north:
// breakout
module breakout(
    input  clk,
    input  rst,
    input  rota,
    input  rotb,
    input  de,
    output red,
    output green,
    output blue,
    output hsync,
    output vsync
    );
clock: 7.37 ns
lec_check: 0
abc_area: 1
cap_margin: 15
core_margin: 2
core_utilization: 72
cts_cluster_diameter: 202
cts_cluster_size: 70
gpl_routability_driven: 0
max_routing_layer: met4
place_density_lb_addon: 0.01
setup_slack_margin: 2.11
slew_margin: 20
tns_end_percent: 5
run.sh (not shown) runs the stock make flow with config.mk's settings and CLKGATE_MAP_FILE=.
Every stage of the flow completed for north, and the final layout passed the timing, design-rule and antenna checks.
Input changes introduced in south (baseline for comparison: north):
- GPL_ROUTABILITY_DRIVEN: 0 -> unset
- TNS_END_PERCENT: 5 -> unset
- CTS_CLUSTER_DIAMETER: 202 -> unset
- MAX_ROUTING_LAYER: met4 -> unset
- CAP_MARGIN: 15 -> 20
- CTS_CLUSTER_SIZE: 70 -> 10
- PLACE_DENSITY_LB_ADDON: 0.01 -> unset
- SETUP_SLACK_MARGIN: 2.11 -> 2.08
==> comparison <==
- Re overall routed net length: south is about 3% up on north.
- [compare] base=north new=south: total power shrank by 1.6%, yosys stat chip area shows no meaningful change.
The inputs of east differ from those of south as listed below.
- swapping 20 for 40 in CAP_MARGIN
- putting PLACE_DENSITY_LB_ADDON at 0.29 where nothing was set
- putting HOLD_SLACK_MARGIN at 0.28 where nothing was set
Notes after the runs:
- In terms of area fraction of clock buffers and clock inverters, east and south differ only marginally.
- Clock latency at the later pin of the worst-skew pair: south vs east — no meaningful difference
- Compared with south, in east measured slew at the worst slew-check pin has decreased; final core utilization saw a decrease; final worst setup slack went down 0.0077 ns; maximum clock frequency stayed essentially flat.
- Routed wire in east totals less than in south.
- east vs south on wire length of the first global-routing pass: east is the lower one.


Starting RTL as in the previous note.
make LEC_CHECK=0 CAP_MARGIN=10 CELL_PAD_IN_SITES_DETAIL_PLACEMENT=1 CORE_MARGIN=5 CORE_UTILIZATION=70 GPL_ROUTABILITY_DRIVEN=1 MAX_ROUTING_LAYER=met4 PLACE_DENSITY_LB_ADDON=0.11 SETUP_SLACK_MARGIN=5.0 SLEW_MARGIN=40 TNS_END_PERCENT=80 finish   # period 21.4 ns
The starting point aborted during 3_5_place_dp.
Rerun with:
==> flow/config.mk (replaced) <==
export PLATFORM = sky130hd
export DESIGN_NAME = breakout
export DESIGN_NICKNAME = breakout
export VERILOG_FILES = /design/flow/design.v
export SDC_FILE = /design/flow/constraint.sdc
export NUM_CORES = 4
export LEC_CHECK = 0
export CAP_MARGIN = 20
export CORE_MARGIN = 2
export CORE_UTILIZATION = 24
export SLEW_MARGIN = 20
==> flow/constraint.sdc (replaced) <==
create_clock -name core_clock -period 57.6 [get_ports {clk}]
set_input_delay 11.5200 -clock core_clock [delete_from_list [all_inputs] [get_ports {clk}]]
set_output_delay 11.5200 -clock core_clock [all_outputs]
set_load 0.01 [all_outputs]
Effect: The changed run finished clean; die area climbs to 2.6 times its value; area after synthesis does not change; synthesized cell count stays the same.
Rerun with:
--- a/flow/config.mk
+++ b/flow/config.mk
@@ -9,3 +9,3 @@
 export CORE_MARGIN = 2
-export CORE_UTILIZATION = 24
+export CORE_UTILIZATION = 40
 export SLEW_MARGIN = 20
==> flow/constraint.sdc (replaced) <==
create_clock -name core_clock -period 13.3 [get_ports {clk}]
set_input_delay 2.6600 -clock core_clock [delete_from_list [all_inputs] [get_ports {clk}]]
set_output_delay 2.6600 -clock core_clock [all_outputs]
set_load 0.01 [all_outputs]
Power increases to 4.4 times its value.
Wire length drops by 3.5%.
Worst hold slack gains 5.4 ps.
Combinational power went up to 4.3 times its value.
Synthesized cell count is unchanged.
Worst setup slack degrades by 35000 ps.
First-iteration DRC count is lower by 12%.
Clock power grows to 4.5 times its value.
Core utilization climbs by 18 points.
Rerun with:
--- a/flow/config.mk
+++ b/flow/config.mk
@@ -8,3 +8,4 @@
 export CAP_MARGIN = 20
-export CORE_MARGIN = 2
+export CELL_PAD_IN_SITES_DETAIL_PLACEMENT = 2
+export CORE_MARGIN = 5
 export CORE_UTILIZATION = 40
==> flow/constraint.sdc (replaced) <==
create_clock -name core_clock -period 40.0 [get_ports {clk}]
set_input_delay 8.0000 -clock core_clock [delete_from_list [all_inputs] [get_ports {clk}]]
set_output_delay 8.0000 -clock core_clock [all_outputs]
set_load 0.01 [all_outputs]
Clock skew hardly moves.
Via count increases by roughly a tenth.
Worst hold slack improves by 14 ps.
Wire length increases by well over a third.
Total power decreases by well over a third.
Worst setup slack improves by 21000 ps.
First-iteration DRC count increases by about a fifth.
Global-route usage increases by 7.8 points.
Sequential power decreases by well over a third.


run A:
Starting RTL as in the previous note.
export LEC_CHECK = 0
export ABC_AREA = 1
export CAP_MARGIN = 20
export CORE_MARGIN = 2
export CORE_UTILIZATION = 72
export CTS_CLUSTER_SIZE = 10
export SETUP_SLACK_MARGIN = 1.64
export SLEW_MARGIN = 20
export TNS_END_PERCENT = 5
create_clock -name core_clock -period 5.97 [get_ports {clk}]
Run A: PASS, flow complete, no timing, DRC or antenna violations
Here is what was changed in the inputs of run B compared with run A.
Settings: SETUP_SLACK_MARGIN no longer set, was 1.64; CTS_CLUSTER_SIZE no longer set, was 10; TNS_END_PERCENT no longer set, was 5; ABC_AREA no longer set, was 1; the clock period (ns, I/O delays scaled along) now 8.42, was 5.97.
### Flow results
When run B is set beside run A, its number of fillers in the final layout turns out to be 216 smaller. Hold slack across run A and run B: no real change. Going from run A to run B, layout overhead on the synthesized area -1.1 points; post-synthesis async set-or-reset flop share ~0 delta; sequential power -29%. Run B against run A; met1 wire length is down by more than 10%. When run B is measured against run A, its maximum single-stage delay on the critical path turns out 0.39 ns higher.
The following lists how run C was set up differently from run B:
Settings: an added ABC_AREA of 1; an added SETUP_SLACK_MARGIN of 0.68; a change of the clock period (ns, I/O delays scaled along) from 8.42 to 5.97.
[summary]
- Run C vs run B: HPWL after detailed placement up by more than 10%
- Run C reports a higher count of standard-cell rows than run B does.
- In the final reports, the cell area of run C is larger than that of run B.
- Compared with run B, run C is the more power-hungry design.
- When run C is set beside run B, its met2 global-route usage turns out to be 6.0 points larger.
- Against run B as the reference, run C delivers a higher yosys-reported design area after synthesis.
- Against run B as the reference, run C delivers a lower count of clock-buffer cells in the layout.
- Run B vs run C, cell with the biggest individual delay on the critical path: sky130_fd_sc_hd__nor4b_1 vs sky130_fd_sc_hd__dfxtp_1
Inputs modified between run C and run D:
Settings: CORE_UTILIZATION now 38, was 72; ABC_AREA no longer set, was 1; SETUP_SLACK_MARGIN no longer set, was 0.68; the clock period (ns, I/O delays scaled along) now 13.3, was 5.97.
Results
- In summary, run C completed successfully, with a layout that passed the timing, design-rule and antenna checks.
- Run D ended with every stage complete and zero timing, DRC or antenna violations.
- Changes observed in run D relative to run C: routed wire length decreased about 14%, total number of placement rows increased about 30%.
- For multi-input combinational cell count, dividing the value from run C by the value from run D gives 1.4.
- Run D ended up with a higher count of cells along the worst register-to-register path than run C did.
Power is estimated from default activity; no workload was simulated.
